==> run a <==
Design mips, start of the top module:
module mips(clk, rstb, mem_wr_data, mem_addr, mem_rd_data, mem_wr_ena, PC);
Settings: LEC_CHECK=0, ABC_AREA=1, CAP_MARGIN=20, CORE_MARGIN=2, CORE_UTILIZATION=72, CTS_CLUSTER_DIAMETER=373, CTS_CLUSTER_SIZE=42, PLACE_DENSITY=0.65, SLEW_MARGIN=5; clock period 5.23 ns.
run.sh (not shown) runs the stock make flow with config.mk's settings and CLKGATE_MAP_FILE=.
==> inputs of run b, as changes to run a <==
- ABC_AREA: 1 -> unset
- CORE_UTILIZATION: 72 -> 60
- CTS_CLUSTER_DIAMETER: 373 -> 335
- CTS_CLUSTER_SIZE: 42 -> 96
- PLACE_DENSITY: 0.65 -> 0.35
- SETUP_SLACK_MARGIN: unset -> 1.97
- SLEW_MARGIN: 5 -> 20
==> flow/constraint.sdc (replaced) <==
create_clock -name core_clock -period 7.45 [get_ports {clk}]
set_input_delay 1.4900 -clock core_clock [delete_from_list [all_inputs] [get_ports {clk}]]
set_output_delay 1.4900 -clock core_clock [all_outputs]
set_load 0.01 [all_outputs]
==> results <==
| item | run b | run a |
|---|---|---|
| Outcome | stopped before the end | stopped before the end |
| Failing step | global routing | global routing |
| Post-synth top area share | 0.314 | 0.321 |
| Proportion of synthesized area in mux cells | 0.196 | 0.00264 |
| Setup Buffers After CTS | 132 | 175 |
| Count of standard-cell rows | 148 | 133 |
| H-tree depth | 1 | 2 |
| Initial core utilization | 0.603 | 0.727 |
| Compound-Gate Fraction of Synth Area | 0.0652 | 0.167 |
| Total standard cell area after synthesis | 0.0979 mm2 | 0.0957 mm2 |
| DPL Wire Length | 326 mm | 307 mm |
| Adder-Cell Fraction of Synth Area | 0.227 | 0.230 |
| Synth unique cells | 121 | 80 |
| Die area | 0.166 mm2 | 0.136 mm2 |
| Top-count cell post-synth | ha_1 | nor2_1 |
| Resized Gates After CTS | 2123 | 1483 |
| Global placer's final weighted congestion | 1.12 | 1.19 |
| Cells after DPL | 11042 | 13559 |
| Cell count in the Yosys report | 8389 | 11133 |
| Simple-gate share of the synthesized area | 0.129 | 0.191 |
| Mapped Avg Cell Area | 11.7 um2 | 8.59 um2 |
| Post-synth area from yosys stat | 0.0979 mm2 | 0.0957 mm2 |
| Die Height | 408 um | 369 um |
| Core Footprint | 0.162 mm2 | 0.132 mm2 |
| Sequential element share of the synthesized area | 0.350 | 0.358 |

========
==> try-nickel: inputs <==
mips again, from the RTL that the note above started with.
Settings: LEC_CHECK=0, CAP_MARGIN=20, CELL_PAD_IN_SITES_DETAIL_PLACEMENT=2, CORE_ASPECT_RATIO=0.69, CORE_MARGIN=6, CORE_UTILIZATION=56, CTS_CLUSTER_DIAMETER=262, CTS_CLUSTER_SIZE=47, SLEW_MARGIN=30, TNS_END_PERCENT=20; clock period 7.87 ns.
==> inputs of try-sierra, as changes to try-nickel <==
CELL_PAD_IN_SITES_DETAIL_PLACEMENT = not set   (was 2)
CORE_ASPECT_RATIO = not set   (was 0.69)
CORE_MARGIN = 2   (was 6)
CORE_UTILIZATION = 58   (was 56)
CTS_CLUSTER_DIAMETER = 189   (was 262)
CTS_CLUSTER_SIZE = not set   (was 47)
PLACE_DENSITY = 0.6   (was not set)
SLEW_MARGIN = 20   (was 30)
TNS_END_PERCENT = 5   (was 20)
==> flow/constraint.sdc (replaced) <==
create_clock -name core_clock -period 7.28 [get_ports {clk}]
set_input_delay 1.4560 -clock core_clock [delete_from_list [all_inputs] [get_ports {clk}]]
set_output_delay 1.4560 -clock core_clock [all_outputs]
set_load 0.01 [all_outputs]
==> inputs of try-indigo, as changes to try-nickel <==
CELL_PAD_IN_SITES_DETAIL_PLACEMENT = not set   (was 2)
CORE_ASPECT_RATIO = not set   (was 0.69)
CORE_MARGIN = 2   (was 6)
CORE_UTILIZATION = 66   (was 56)
CTS_CLUSTER_DIAMETER = 104   (was 262)
CTS_CLUSTER_SIZE = not set   (was 47)
MAX_ROUTING_LAYER = met4   (was not set)
SETUP_SLACK_MARGIN = 1.64   (was not set)
SLEW_MARGIN = 20   (was 30)
TNS_END_PERCENT = not set   (was 20)
==> flow/constraint.sdc (replaced) <==
create_clock -name core_clock -period 10.4 [get_ports {clk}]
set_input_delay 2.0800 -clock core_clock [delete_from_list [all_inputs] [get_ports {clk}]]
set_output_delay 2.0800 -clock core_clock [all_outputs]
set_load 0.01 [all_outputs]
==> GITHUB_STEP_SUMMARY <==
### Metrics collected by this job

| Metric | Value |
|---|---|
| Count leader, synth | ha_1 |
| Area leader, netlist | edfxtp_1 |
| Io pins | 131 |
| Die area | 0.185 mm^2 |
| Post-synthesis mux area share | 19.6% |
| Cells in synth_stat.txt | 8389 |
| Fp_density | 56.8% |
| Core ar. | 0.172 mm^2 |
| Routability congestion estimate | 1.12 |
| Dominant comb cell | adder cells |
| Run status | stopped before the end |
| Yosys warnings | 4 |
| First error | [ERROR DPL-0033] detailed placement checks failed during check placement. |
| Die X | 515 um |
| Die height | 359 um |
| Seq share, synth | 35.0% |
| Halt Stage | 3_5_place_dp |
| Asr flop ratio synth | 0% |
| Row count | 126 |
| Complex Gates by Area | 6.52% |
The numbers above come from try-nickel.

==> GITHUB_STEP_SUMMARY <==
### Flow metrics

| Metric | Value |
|---|---|
| Fp_density | 58.5% |
| Post-synthesis mux area share | 19.6% |
| Final setup fails | 64 |
| Dominant comb cell | adder cells |
| Die X | 415 um |
| Die area | 0.172 mm^2 |
| Asr flop ratio synth | 0% |
| Seq share, synth | 35.0% |
| Run status | finished with violations |
| Cells in synth_stat.txt | 8389 |
| Slack of the critical path | -3.86 ns |
| Failed Checks | setup timing |
The numbers above come from try-sierra.

==> GITHUB_STEP_SUMMARY <==
### Metrics collected by this job

| Metric | Value |
|---|---|
| Asr flop ratio synth | 0% |
| Row count | 141 |
| Seq share, synth | 35.0% |
| Post-synthesis mux area share | 19.6% |
| Halt Stage | 5_1_grt |
| Complex Gates by Area | 6.52% |
| Fp_density | 66.4% |
| Count leader, synth | ha_1 |
| Routability congestion estimate | 1.18 |
| Area leader, netlist | edfxtp_1 |
| Die X | 389 um |
| Die height | 389 um |
| First error | [ERROR GRT-0116] Global routing finished with congestion. Check the congestion regions in the DRC Viewer. |
| Yosys warnings | 4 |
| Xor/xnor share | 0.331% |
| Run status | stopped before the end |
The numbers above come from try-indigo.


========
==> inputs of 09-28 <==
Starting RTL as in the previous note.
==> flow/config.mk <==
export PLATFORM = sky130hd
export DESIGN_NAME = mips
export DESIGN_NICKNAME = mips
export VERILOG_FILES = /design/flow/design.v
export SDC_FILE = /design/flow/constraint.sdc
export NUM_CORES = 4
export LEC_CHECK = 0
export CAP_MARGIN = 15
export CORE_ASPECT_RATIO = 0.74
export CORE_MARGIN = 7
export CORE_UTILIZATION = 25
export CTS_CLUSTER_DIAMETER = 74
export CTS_CLUSTER_SIZE = 79
export GPL_ROUTABILITY_DRIVEN = 0
export GPL_TIMING_DRIVEN = 1
export HOLD_SLACK_MARGIN = 0.11
export PLACE_DENSITY_LB_ADDON = 0.08
export SLEW_MARGIN = 0
export TNS_END_PERCENT = 80
==> flow/constraint.sdc <==
create_clock -name core_clock -period 7.24 [get_ports {clk}]
set_input_delay 1.4480 -clock core_clock [delete_from_list [all_inputs] [get_ports {clk}]]
set_output_delay 1.4480 -clock core_clock [all_outputs]
set_load 0.01 [all_outputs]
==> 08-25: changes against 09-28 <==
CORE_ASPECT_RATIO = 0.72   (was 0.74)
CORE_MARGIN = 2   (was 7)
CORE_UTILIZATION = 71   (was 25)
CTS_CLUSTER_SIZE = 21   (was 79)
GPL_ROUTABILITY_DRIVEN = unset   (was 0)
HOLD_SLACK_MARGIN = unset   (was 0.11)
PLACE_DENSITY_LB_ADDON = unset   (was 0.08)
SETUP_SLACK_MARGIN = 0.86   (was unset)
SLEW_MARGIN = 20   (was 0)
TNS_END_PERCENT = 65   (was 80)
==> flow/constraint.sdc (replaced) <==
create_clock -name core_clock -period 10.8 [get_ports {clk}]
set_input_delay 2.1600 -clock core_clock [delete_from_list [all_inputs] [get_ports {clk}]]
set_output_delay 2.1600 -clock core_clock [all_outputs]
set_load 0.01 [all_outputs]
==> summary of the runs <==
08-25 never finished: it broke off in 5_1_grt on GRT-0116. 09-28 completed and failed the layout checks on negative setup slack. Die size: 08-25 is lower than 09-28 (66%). In synthesized cell count, 08-25 and 09-28 do not differ. In synthesized area, 08-25 and 09-28 do not differ.

========
==> inputs of job 5441 <==
Starting RTL as in the previous note.
## mips
module mips(clk, rstb, mem_wr_data, mem_addr, mem_rd_data, mem_wr_ena, PC);
export LEC_CHECK = 0
export CAP_MARGIN = 15
export CORE_ASPECT_RATIO = 0.74
export CORE_MARGIN = 2
export CORE_UTILIZATION = 68
export CTS_CLUSTER_DIAMETER = 74
export CTS_CLUSTER_SIZE = 79
export GPL_TIMING_DRIVEN = 1
export HOLD_SLACK_MARGIN = 0.11
export SETUP_SLACK_MARGIN = 0.86
export SLEW_MARGIN = 20
export TNS_END_PERCENT = 65
create_clock -name core_clock -period 6.63 [get_ports {clk}]
==> job 1947 (differences from job 5441) <==
- CAP_MARGIN: 15 -> 20
- CORE_ASPECT_RATIO: 0.74 -> unset
- CORE_UTILIZATION: 68 -> 66
- CTS_CLUSTER_DIAMETER: 74 -> 104
- CTS_CLUSTER_SIZE: 79 -> unset
- GPL_TIMING_DRIVEN: 1 -> unset
- HOLD_SLACK_MARGIN: 0.11 -> unset
- MAX_ROUTING_LAYER: unset -> met4
- SETUP_SLACK_MARGIN: 0.86 -> 1.87
- TNS_END_PERCENT: 65 -> unset
==> flow/constraint.sdc (replaced) <==
create_clock -name core_clock -period 10.5 [get_ports {clk}]
set_input_delay 2.1000 -clock core_clock [delete_from_list [all_inputs] [get_ports {clk}]]
set_output_delay 2.1000 -clock core_clock [all_outputs]
set_load 0.01 [all_outputs]
==> job 9787 (differences from job 5441) <==
- CAP_MARGIN: 15 -> 20
- CORE_ASPECT_RATIO: 0.74 -> unset
- CORE_UTILIZATION: 68 -> 72
- CTS_CLUSTER_DIAMETER: 74 -> unset
- CTS_CLUSTER_SIZE: 79 -> unset
- GPL_TIMING_DRIVEN: 1 -> unset
- HOLD_SLACK_MARGIN: 0.11 -> unset
- PLACE_DENSITY: unset -> 0.65
- SETUP_SLACK_MARGIN: 0.86 -> unset
- TNS_END_PERCENT: 65 -> unset
==> flow/constraint.sdc (replaced) <==
create_clock -name core_clock -period 7.71 [get_ports {clk}]
set_input_delay 1.5420 -clock core_clock [delete_from_list [all_inputs] [get_ports {clk}]]
set_output_delay 1.5420 -clock core_clock [all_outputs]
set_load 0.01 [all_outputs]
==> results <==
Core ar.: job 9787 135,000 um^2; job 1947 147,000 um^2; job 5441 143,000 um^2
Gpl congestion: job 9787 1.15; job 1947 1.14; job 5441 1.22
Number of buffers added for setup after CTS: job 9787 97; job 1947 68; job 5441 87
Post-placement worst setup slack: job 9787 -4.13 ns; job 1947 -1.00 ns; job 5441 -5.25 ns
H-Tree Depth: job 9787 3; job 1947 3; job 5441 2
Gates resized, CTS repair: job 9787 1,225; job 1947 529; job 5441 563
Yosys top cell by area: job 9787 edfxtp_1; job 1947 edfxtp_1; job 5441 edfxtp_1
Asr flop ratio synth: job 9787 0%; job 1947 0%; job 5441 0%
Fraction of the core area occupied by cells at floorplan: job 9787 72.4%; job 1947 66.4%; job 5441 68.6%
Die outline height: job 9787 373 um; job 1947 389 um; job 5441 330 um
DP HPWL: job 9787 345,000 um; job 1947 334,000 um; job 5441 359,000 um
Result of the run: job 9787 did not finish; job 1947 did not finish; job 5441 did not finish
Last stage reached: job 9787 5_1_grt; job 1947 5_1_grt; job 5441 5_1_grt
Horizontal extent of the die: job 9787 373 um; job 1947 389 um; job 5441 445 um
Row count: job 9787 135; job 1947 141; job 5441 119
Die outline area: job 9787 139,000 um^2; job 1947 151,000 um^2; job 5441 147,000 um^2
Total nets after synthesis: job 9787 10,183; job 1947 10,183; job 5441 10,183
CTS Root Buffer Type: job 9787 clkbuf_16; job 1947 clkbuf_16; job 5441 clkbuf_16
Placed cell count: job 9787 10,603; job 1947 10,476; job 5441 11,059
Quantity of hold-fixing buffers added after cts: job 9787 0; job 1947 0; job 5441 0
CTS Buf Count: job 9787 109; job 1947 117; job 5441 42
Instance area at placement: job 9787 108,000 um^2; job 1947 106,000 um^2; job 5441 111,000 um^2

========
==> v18: inputs <==
Starting RTL as in the previous note.
Settings: LEC_CHECK=0, CAP_MARGIN=15, CORE_ASPECT_RATIO=0.74, CORE_MARGIN=2, CORE_UTILIZATION=68, CTS_CLUSTER_DIAMETER=74, CTS_CLUSTER_SIZE=34, GPL_TIMING_DRIVEN=1, SETUP_SLACK_MARGIN=0.86, SLEW_MARGIN=20, TNS_END_PERCENT=65; clock period 11.5 ns.
==> v1: changes against v18 <==
Settings changed: CAP_MARGIN 15 to 20, CORE_ASPECT_RATIO 0.74 to default, CORE_UTILIZATION 68 to 58, CTS_CLUSTER_DIAMETER 74 to default, CTS_CLUSTER_SIZE 34 to default, GPL_TIMING_DRIVEN 1 to default, PLACE_DENSITY from default to 0.6, SETUP_SLACK_MARGIN 0.86 to default, TNS_END_PERCENT 65 to default.
==> flow/constraint.sdc (replaced) <==
create_clock -name core_clock -period 8.99 [get_ports {clk}]
set_input_delay 1.7980 -clock core_clock [delete_from_list [all_inputs] [get_ports {clk}]]
set_output_delay 1.7980 -clock core_clock [all_outputs]
set_load 0.01 [all_outputs]
==> v30: changes against v18 <==
Settings changed: CAP_MARGIN 15 to 20, CORE_ASPECT_RATIO 0.74 to default, CORE_UTILIZATION 68 to 40, CTS_CLUSTER_DIAMETER 74 to default, CTS_CLUSTER_SIZE 34 to default, GPL_TIMING_DRIVEN 1 to default, PLACE_DENSITY from default to 0.6, SETUP_SLACK_MARGIN 0.86 to default, TNS_END_PERCENT 65 to default.
==> flow/constraint.sdc (replaced) <==
create_clock -name core_clock -period 12.8 [get_ports {clk}]
set_input_delay 2.5600 -clock core_clock [delete_from_list [all_inputs] [get_ports {clk}]]
set_output_delay 2.5600 -clock core_clock [all_outputs]
set_load 0.01 [all_outputs]
==> flow_summary.ini <==
; yosys + openroad results
[run_status]
status = stopped before the end
haltStage = 5_1_grt
error_line = [ERROR GRT-0116] Global routing finished with congestion. Check the congestion regions in the DRC Viewer.

[global_route]
gr-usage-met2 = 0.962

[floorplanning]
chipArea_um2 = 147000
fp_util = 0.686
the above is filed under v18

==> flow_summary.ini <==
; flow metrics
[run_status]
status = failed layout checks
check.faults = negative setup slack

[floorplanning]
chipArea_um2 = 172000

[global_route]
gr-usage-met2 = 0.773

[final_timing]
worst_slack_ps = -2160
setup_viol = 51
the above is filed under v1

==> flow_summary.ini <==
; flow metrics
[power]
powerDensity_nw_per_um2 = 124
powerSeq_mw = 4.59

[logic_synthesis]
top_cell_area_share = 0.314

[run_status]
status = finished clean

[floorplanning]
fp_util = 0.403

[global_route]
gr-usage-met2 = 0.517

[critical_path]
crit_start = CONTROL.NextState[1]$_DFF_P_
the above is filed under v30


========
==> job 2672: inputs <==
Starting RTL as in the previous note.
clock: 11.9 ns
lec_check: 0
cap_margin: 15
core_aspect_ratio: 1.59
core_margin: 2
core_utilization: 67
cts_cluster_diameter: 74
cts_cluster_size: 79
gpl_timing_driven: 1
setup_slack_margin: 1.81
slew_margin: 20
tns_end_percent: 5
==> job 7917: changes against job 2672 <==
- CAP_MARGIN: 15 -> 20
- CORE_ASPECT_RATIO: 1.59 -> not set
- CORE_UTILIZATION: 67 -> 58
- CTS_CLUSTER_DIAMETER: 74 -> not set
- CTS_CLUSTER_SIZE: 79 -> not set
- GPL_TIMING_DRIVEN: 1 -> not set
- PLACE_DENSITY: not set -> 0.6
- SETUP_SLACK_MARGIN: 1.81 -> 1.35
==> flow/constraint.sdc (replaced) <==
create_clock -name core_clock -period 7.25 [get_ports {clk}]
set_input_delay 1.4500 -clock core_clock [delete_from_list [all_inputs] [get_ports {clk}]]
set_output_delay 1.4500 -clock core_clock [all_outputs]
set_load 0.01 [all_outputs]
==> job 5512: changes against job 2672 <==
- CAP_MARGIN: 15 -> 20
- CORE_ASPECT_RATIO: 1.59 -> not set
- CORE_UTILIZATION: 67 -> 57
- CTS_CLUSTER_DIAMETER: 74 -> not set
- CTS_CLUSTER_SIZE: 79 -> not set
- GPL_TIMING_DRIVEN: 1 -> not set
- SETUP_SLACK_MARGIN: 1.81 -> 1.64
- TNS_END_PERCENT: 5 -> not set
==> flow/constraint.sdc (replaced) <==
create_clock -name core_clock -period 10.4 [get_ports {clk}]
set_input_delay 2.0800 -clock core_clock [delete_from_list [all_inputs] [get_ports {clk}]]
set_output_delay 2.0800 -clock core_clock [all_outputs]
set_load 0.01 [all_outputs]
==> metrics.csv <==
stage;metric;value;unit
sta;Final WS setup;-713;ps
floorplan;Core Region;171000;um2
placed_design;placed cell area;106000;um2
sta;setup violators final;32;
global_routing;met2 usage;73.7;%
cts;Post-CTS Setup Bufs;75;
global_routing;global route overflow;0;
floorplan;Die Width;418;um
status;run status;complete, but fails checks;
status;SO Viols;negative setup slack;
the above is filed under job 5512

==> metrics.csv <==
stage;metric;value;unit
status;run status;stopped before the end;
status;Failed at;5_1_grt;
status;Log Error;[ERROR GRT-0116] Global routing finished with congestion. Check the congestion regions in the DRC Viewer.;
cts;Post-CTS Setup Bufs;31;
floorplan;Die Width;307;um
the above is filed under job 2672

==> metrics.csv <==
stage;metric;value;unit
global_routing;met2 usage;77.6;%
sta;Final WS setup;-3940;ps
status;run status;complete, but fails checks;
floorplan;Die Width;415;um
cts;Post-CTS Setup Bufs;35;
sta;Worst slew margin;16.9;%
status;SO Viols;negative setup slack;
placed_design;placed cell area;109000;um2
sta;setup violators final;64;
the above is filed under job 7917

